==> violet <==
==> flow/design.v (excerpt) <==
module datapath(clk, rst, sw, seg0, seg1,seg2,seg3, mem_addr, mem_wdata, mem_we, mem_rdata);
==> flow/config.mk <==
export PLATFORM = sky130hd
export DESIGN_NAME = datapath
export DESIGN_NICKNAME = datapath
export VERILOG_FILES = /design/flow/design.v
export SDC_FILE = /design/flow/constraint.sdc
export NUM_CORES = 4
export LEC_CHECK = 0
export CAP_MARGIN = 20
export CORE_MARGIN = 2
export CORE_UTILIZATION = 72
export CTS_CLUSTER_SIZE = 79
export MAX_ROUTING_LAYER = met4
export PLACE_DENSITY_LB_ADDON = 0.01
export SETUP_SLACK_MARGIN = -0.45
export SLEW_MARGIN = 20
==> flow/constraint.sdc <==
create_clock -name core_clock -period 8.63 [get_ports {clk}]
set_input_delay 1.7260 -clock core_clock [delete_from_list [all_inputs] [get_ports {clk}]]
set_output_delay 1.7260 -clock core_clock [all_outputs]
set_load 0.01 [all_outputs]
run.sh (not shown) runs the stock make flow with config.mk's settings and CLKGATE_MAP_FILE=.
==> inputs of juniper, as changes to violet <==
CORE_MARGIN = 4   (was 2)
CORE_UTILIZATION = 35   (was 72)
CTS_CLUSTER_SIZE = not set   (was 79)
MAX_ROUTING_LAYER = not set   (was met4)
PLACE_DENSITY_LB_ADDON = not set   (was 0.01)
SETUP_SLACK_MARGIN = not set   (was -0.45)
==> flow/constraint.sdc (replaced) <==
create_clock -name core_clock -period 9.1 [get_ports {clk}]
set_input_delay 1.8200 -clock core_clock [delete_from_list [all_inputs] [get_ports {clk}]]
set_output_delay 1.8200 -clock core_clock [all_outputs]
set_load 0.01 [all_outputs]
==> inputs of yarrow, as changes to violet <==
CORE_UTILIZATION = 58   (was 72)
CTS_CLUSTER_SIZE = not set   (was 79)
MAX_ROUTING_LAYER = not set   (was met4)
PLACE_DENSITY_LB_ADDON = not set   (was 0.01)
==> flow/constraint.sdc (replaced) <==
create_clock -name core_clock -period 6.19 [get_ports {clk}]
set_input_delay 1.2380 -clock core_clock [delete_from_list [all_inputs] [get_ports {clk}]]
set_output_delay 1.2380 -clock core_clock [all_outputs]
set_load 0.01 [all_outputs]
==> comparison <==
yarrow completed and failed the layout checks on negative setup slack. juniper finished with timing, DRC and antenna clean. violet reached the layout checks and failed them: negative setup slack.
Between juniper and yarrow, the lower non-clock buffer count is in juniper (gap 455).
Of yarrow and violet, yarrow has the higher final area (gap about 13%, measured against violet).
Global-route usage: violet > yarrow > juniper.
Clock-buffer cell count: violet > juniper > yarrow.

---

==> build 73 <==
Starting RTL as in the previous note.
export LEC_CHECK = 0
export CAP_MARGIN = 30
export CELL_PAD_IN_SITES_DETAIL_PLACEMENT = 1
export CELL_PAD_IN_SITES_GLOBAL_PLACEMENT = 3
export CORE_ASPECT_RATIO = 1.16
export CORE_MARGIN = 2
export CORE_UTILIZATION = 40
export GPL_ROUTABILITY_DRIVEN = 1
export MAX_ROUTING_LAYER = met4
export PLACE_DENSITY = 0.37
export SLEW_MARGIN = 20
export TNS_END_PERCENT = 20
create_clock -name core_clock -period 9.3 [get_ports {clk}]
==> inputs of trial 62, as changes to build 73 <==
- CAP_MARGIN: 30 -> 20
- CELL_PAD_IN_SITES_DETAIL_PLACEMENT: 1 -> default
- CELL_PAD_IN_SITES_GLOBAL_PLACEMENT: 3 -> default
- CORE_ASPECT_RATIO: 1.16 -> default
- CORE_UTILIZATION: 40 -> 72
- CTS_CLUSTER_DIAMETER: default -> 348
- GPL_ROUTABILITY_DRIVEN: 1 -> default
- PLACE_DENSITY: 0.37 -> 0.66
- SETUP_SLACK_MARGIN: default -> 1.14
- TNS_END_PERCENT: 20 -> default
==> inputs of trial 8, as changes to build 73 <==
- CAP_MARGIN: 30 -> 20
- CELL_PAD_IN_SITES_DETAIL_PLACEMENT: 1 -> default
- CELL_PAD_IN_SITES_GLOBAL_PLACEMENT: 3 -> default
- CORE_ASPECT_RATIO: 1.16 -> default
- CORE_UTILIZATION: 40 -> 65
- GPL_ROUTABILITY_DRIVEN: 1 -> default
- PLACE_DENSITY: 0.37 -> default
- TNS_END_PERCENT: 20 -> default
==> flow/constraint.sdc (replaced) <==
create_clock -name core_clock -period 7.9 [get_ports {clk}]
set_input_delay 1.5800 -clock core_clock [delete_from_list [all_inputs] [get_ports {clk}]]
set_output_delay 1.5800 -clock core_clock [all_outputs]
set_load 0.01 [all_outputs]
==> results <==
                                                                build 73                   trial 62                   trial 8
Worst path depth                                                      32                          -                        34
Share of the cycle needed by the critical path after routing       0.970                          -                      1.16
CTS tree                                                           built                          -                     built
Net count, final                                                   3,816                          -                     3,972
Clk pin slew, worst setup/hold paths                             0.06 ns                          -                   0.06 ns
Number of multi-input combinational cells in the layout            2,346                          -                     2,346
Outcome                                 no timing/DRC/antenna violations  aborted with a tool error  finished with violations
Stage where the flow stopped                                           -             global routing                         -
Reasons for failing layout checks                                      -                          -              setup timing
Vertical die dimension                                            297 um                     207 um                    217 um
Highest metal layer with signal wires                               met4                          -                      met4
Starting density of the core                                       0.404                      0.727                     0.656
Detailed route wirelength on metal3                              7220 um                          -                 19,100 um
Number of buffers inserted during clock tree synthesis                42                         39                        40

---

==> run G <==
datapath again, from the RTL that the note above started with.
export LEC_CHECK = 0
export ABC_AREA = 1
export CAP_MARGIN = 20
export CORE_ASPECT_RATIO = 0.7
export CORE_MARGIN = 2
export CORE_UTILIZATION = 72
export CTS_CLUSTER_DIAMETER = 372
export CTS_CLUSTER_SIZE = 99
export HOLD_SLACK_MARGIN = -0.09
export PLACE_DENSITY = 0.43
export SETUP_SLACK_MARGIN = 0.74
export SLEW_MARGIN = 20
create_clock -name core_clock -period 3.48 [get_ports {clk}]
==> run Y (differences from run G) <==
==> flow/config.mk (replaced) <==
export PLATFORM = sky130hd
export DESIGN_NAME = datapath
export DESIGN_NICKNAME = datapath
export VERILOG_FILES = /design/flow/design.v
export SDC_FILE = /design/flow/constraint.sdc
export NUM_CORES = 4
export LEC_CHECK = 0
export CAP_MARGIN = 20
export CORE_MARGIN = 4
export CORE_UTILIZATION = 40
export SLEW_MARGIN = 20
==> flow/constraint.sdc (replaced) <==
create_clock -name core_clock -period 5.15 [get_ports {clk}]
set_input_delay 1.0300 -clock core_clock [delete_from_list [all_inputs] [get_ports {clk}]]
set_output_delay 1.0300 -clock core_clock [all_outputs]
set_load 0.01 [all_outputs]
==> run F (differences from run G) <==
==> flow/config.mk (replaced) <==
export PLATFORM = sky130hd
export DESIGN_NAME = datapath
export DESIGN_NICKNAME = datapath
export VERILOG_FILES = /design/flow/design.v
export SDC_FILE = /design/flow/constraint.sdc
export NUM_CORES = 4
export LEC_CHECK = 0
export ABC_AREA = 1
export CAP_MARGIN = 20
export CORE_MARGIN = 2
export CORE_UTILIZATION = 72
export CTS_CLUSTER_DIAMETER = 243
export MAX_ROUTING_LAYER = met4
export PLACE_DENSITY_LB_ADDON = 0.01
export SETUP_SLACK_MARGIN = -0.45
export SLEW_MARGIN = 20
==> flow/constraint.sdc (replaced) <==
create_clock -name core_clock -period 8.32 [get_ports {clk}]
set_input_delay 1.6640 -clock core_clock [delete_from_list [all_inputs] [get_ports {clk}]]
set_output_delay 1.6640 -clock core_clock [all_outputs]
set_load 0.01 [all_outputs]
==> run Z (differences from run G) <==
--- a/flow/config.mk
+++ b/flow/config.mk
@@ -9,3 +9,2 @@
 export CAP_MARGIN = 20
-export CORE_ASPECT_RATIO = 0.7
 export CORE_MARGIN = 2
@@ -14,5 +13,5 @@
 export CTS_CLUSTER_SIZE = 99
-export HOLD_SLACK_MARGIN = -0.09
-export PLACE_DENSITY = 0.43
+export PLACE_DENSITY_LB_ADDON = 0.0
 export SETUP_SLACK_MARGIN = 0.74
 export SLEW_MARGIN = 20
+export TNS_END_PERCENT = 5
==> qor summary <==
Status: run F failed layout checks; run G did not finish; run Z did not finish; run Y failed layout checks
Failing step: run F -; run G clock tree synthesis (4_1_cts); run Z global routing (5_1_grt); run Y -
Layout check failures: run F setup timing; run G -; run Z -; run Y setup timing
Number of buffers inserted to repair setup after CTS: run F 0; run G -; run Z 55; run Y 92
Worst setup path class: run F reg -> reg; run G -; run Z -; run Y reg -> reg
Period utilization: run F 108%; run G -; run Z -; run Y 168%
Hold slack: run F 0.502 ns; run G -; run Z -; run Y 0.497 ns
Count of endpoints failing hold in the final timing report: run F 0; run G -; run Z -; run Y 0
Num sequential: run F 342; run G -; run Z -; run Y 342
Final-layout clock-cell area share: run F 4.10%; run G -; run Z -; run Y 3.34%
Tool warning count: run F 58; run G -; run Z -; run Y 60
Largest clock skew in the final design: run F 0.0185 ns; run G -; run Z -; run Y 0.0266 ns
Hold path start: run F alu_inst.accumulator.Q[3]; run G -; run Z -; run Y alu_inst.mul_accumulator.Q[12]
Origin of the critical flop-to-flop path: run F control_unit_inst.state_reg.Q[0]; run G -; run Z -; run Y control_unit_inst.state_reg.Q[1]
Proportion of cell area occupied by multi-input gates: run F 52.8%; run G -; run Z -; run Y 49.4%
Number of cells on the worst hold path: run F 2; run G -; run Z -; run Y 2
Buffer-and-inverter tally for the worst setup path: run F 14; run G -; run Z -; run Y 8
Buffer share of cell area: run F 9.02%; run G -; run Z -; run Y 21.2%
Worst slack, placed: run F -1.15 ns; run G -4.84 ns; run Z -4.69 ns; run Y -3.66 ns
Met3 Wirelength: run F 22,600 µm; run G -; run Z -; run Y 12,800 µm
Register fraction of the total cell area: run F 24.9%; run G -; run Z -; run Y 20.6%
Mean post-synth cell area: run F 7.55 µm²; run G 7.55 µm²; run Z 7.55 µm²; run Y 9.30 µm²
Dpl cell area: run F 32,700 µm²; run G 38,000 µm²; run Z 37,100 µm²; run Y 38,400 µm²
Cell count after placement: run F 4,675; run G 5,273; run Z 5,221; run Y 4,893
Compound-Gate Fraction of Synth Area: run F 16.2%; run G 16.2%; run Z 16.2%; run Y 18.9%
Number of hold buffers added after CTS: run F 0; run G -; run Z 0; run Y 0
Maximum cell stage delay along the critical path: run F 0.95 ns; run G -; run Z -; run Y 0.46 ns

---

==> inputs of v38 <==
datapath again, from the RTL that the note above started with.
clock: 7.93 ns
lec_check: 0
abc_area: 0
cap_margin: 20
core_aspect_ratio: 0.64
core_margin: 2
core_utilization: 72
cts_cluster_diameter: 351
max_routing_layer: met4
place_density_lb_addon: 0.01
setup_slack_margin: 2.36
slew_margin: 20
tns_end_percent: 40
==> v5 (differences from v38) <==
- ABC_AREA: 0 -> not set
- CORE_ASPECT_RATIO: 0.64 -> not set
- CORE_UTILIZATION: 72 -> 70
- CTS_CLUSTER_DIAMETER: 351 -> not set
- CTS_CLUSTER_SIZE: not set -> 47
- SETUP_SLACK_MARGIN: 2.36 -> 2.57
- TNS_END_PERCENT: 40 -> not set
==> flow/constraint.sdc (replaced) <==
create_clock -name core_clock -period 8.63 [get_ports {clk}]
set_input_delay 1.7260 -clock core_clock [delete_from_list [all_inputs] [get_ports {clk}]]
set_output_delay 1.7260 -clock core_clock [all_outputs]
set_load 0.01 [all_outputs]
==> results_slide.txt <==
Implementation Results

Run status
  • Outcome: complete, but fails checks
  • Blocking Checks: negative setup slack

CTS
  • Number of gates resized after CTS: 262

Placed design
  • Final HPWL DP: 84.33 mm

Die
  • DIE WIDTH: 209.7 microns
  • Chip height: 209.7 microns
  • Die Size: 43,980 sq um
  • Site Rows: 75

Final timing
  • Final Setup Violations: 22
  • PnR worst setup slack: -562.8 ps
-- figures above: v5

==> results_slide.txt <==
Flow Results at a Glance

Die
  • DIE WIDTH: 257.5 microns
  • Site Rows: 59
  • Core area: 40,600 sq um
  • Chip height: 166.3 microns
  • Die Size: 42,820 sq um

Placed design
  • Placed Cells: 3,974
  • Final HPWL DP: 90.88 mm

CTS
  • Clock buffer count from CTS: 35
  • Number of gates resized after CTS: about 360

Run status
  • Halt Stage: global routing
  • Outcome: did not finish

Yosys
  • Xor+xnor area frac: under 10%
-- figures above: v38


---

==> lagoon: inputs <==
datapath again, from the RTL that the note above started with.
make LEC_CHECK=0 CAP_MARGIN=20 CORE_MARGIN=2 CORE_UTILIZATION=72 CTS_CLUSTER_SIZE=49 MAX_ROUTING_LAYER=met4 PLACE_DENSITY_LB_ADDON=0.01 SETUP_SLACK_MARGIN=2.74 SLEW_MARGIN=20 TNS_END_PERCENT=5 finish   # period 9.24 ns
==> quartz: changes against lagoon <==
- CORE_MARGIN: 2 -> 4
- CTS_CLUSTER_SIZE: 49 -> 24
- MAX_ROUTING_LAYER: met4 -> default
- SETUP_SLACK_MARGIN: 2.74 -> 0.89
- TNS_END_PERCENT: 5 -> default
==> flow/constraint.sdc (replaced) <==
create_clock -name core_clock -period 3.05 [get_ports {clk}]
set_input_delay 0.6100 -clock core_clock [delete_from_list [all_inputs] [get_ports {clk}]]
set_output_delay 0.6100 -clock core_clock [all_outputs]
set_load 0.01 [all_outputs]
==> willow: changes against lagoon <==
- CORE_MARGIN: 2 -> 4
- CORE_UTILIZATION: 72 -> 59
- CTS_CLUSTER_SIZE: 49 -> default
- MAX_ROUTING_LAYER: met4 -> default
- PLACE_DENSITY_LB_ADDON: 0.01 -> default
- SETUP_SLACK_MARGIN: 2.74 -> default
- TNS_END_PERCENT: 5 -> default
==> flow/constraint.sdc (replaced) <==
create_clock -name core_clock -period 9.23 [get_ports {clk}]
set_input_delay 1.8460 -clock core_clock [delete_from_list [all_inputs] [get_ports {clk}]]
set_output_delay 1.8460 -clock core_clock [all_outputs]
set_load 0.01 [all_outputs]
==> comparison <==
lagoon ended with an error in global routing (5_1_grt). quartz did not get past clock tree synthesis (4_1_cts) (DPL-0038). willow finished clean. In quartz the die size is larger than in lagoon, by 3.9%. Synthesized area is the same in willow and lagoon. Synthesized cell count is the same in lagoon and quartz.
==> figures <==
| quantity | quartz | willow | lagoon |
|---|---|---|---|
| TritonCTS sink count | - | 342 | 342 |
| Post-cts sizing count | - | 15 | 122 |
| DP Wirelength | 110000 µm | 83400 µm | 82500 µm |
| Post-Place Cells | 4462 | 3982 | 3839 |
| Pre-CTS worst setup slack | -5.93 ns | -0.457 ns | -0.515 ns |
| Placed inst area | 38600 µm² | 32700 µm² | 32400 µm² |
| Root Buffer | - | sky130_fd_sc_hd__clkbuf_16 | sky130_fd_sc_hd__clkbuf_16 |
| Total number of H-tree levels | - | 2 | 2 |
| Die area | 44400 µm² | 53900 µm² | 42800 µm² |
| Weighted congestion reported at the end of routability-driven placement | 1.18 | 1.01 | 1.05 |
| Width of the die | 211 µm | 232 µm | 207 µm |
| Initial Utilization | 72.7% | 60.1% | 72.7% |
| Number of buffers inserted during clock tree synthesis | - | 40 | 38 |
| Number of buffers between clock root and the deepest sink | - | 3 | 3 |
| Status | aborted with a tool error | no timing/DRC/antenna violations | aborted with a tool error |
| Failing step | clock tree synthesis (4_1_cts) | - | global routing (5_1_grt) |
| Placement Rows | 74 | 81 | 74 |
| Hold-fix buffers at CTS | - | 0 | 0 |
| Buffer count from post-CTS setup fixing | - | 3 | 86 |
| Core Area | 40700 µm² | 49300 µm² | 40700 µm² |

---

==> inputs of trial 32 <==
datapath again, from the RTL that the note above started with.
clock: 13.8 ns
lec_check: 0
cap_margin: 20
cell_pad_in_sites_detail_placement: 1
cell_pad_in_sites_global_placement: 3
core_aspect_ratio: 0.75
core_margin: 2
core_utilization: 31
cts_cluster_diameter: 145
gpl_timing_driven: 0
place_density: 0.53
slew_margin: 20
==> inputs of trial 64, as changes to trial 32 <==
Settings changed: CELL_PAD_IN_SITES_DETAIL_PLACEMENT 1 to unset, CELL_PAD_IN_SITES_GLOBAL_PLACEMENT 3 to unset, CORE_ASPECT_RATIO 0.75 to unset, CORE_MARGIN 2 to 4, CORE_UTILIZATION 31 to 40, CTS_CLUSTER_DIAMETER 145 to unset, GPL_TIMING_DRIVEN 0 to unset, PLACE_DENSITY 0.53 to unset.
==> flow/constraint.sdc (replaced) <==
create_clock -name core_clock -period 9.3 [get_ports {clk}]
set_input_delay 1.8600 -clock core_clock [delete_from_list [all_inputs] [get_ports {clk}]]
set_output_delay 1.8600 -clock core_clock [all_outputs]
set_load 0.01 [all_outputs]
==> results.json <==
{
  "status": "no timing/DRC/antenna violations",
  "ff2ff_setup_slack_ps": 1250,
  "grt_setup_unrepaired": "no",
  "num_vias": 27800,
  "r2r_cells": 35,
  "slowest_stage": "clkbuf_1"
}
That was trial 32.
==> results.json <==
{
  "status": "no timing/DRC/antenna violations",
  "r2r_cells": 37,
  "clock_latency_ps": 600,
  "finalClockPeriodUsage": 0.967,
  "ff2ff_setup_slack_ps": 310,
  "compound_area_frac": 0.189,
  "num_vias": 27000
}
That was trial 64.
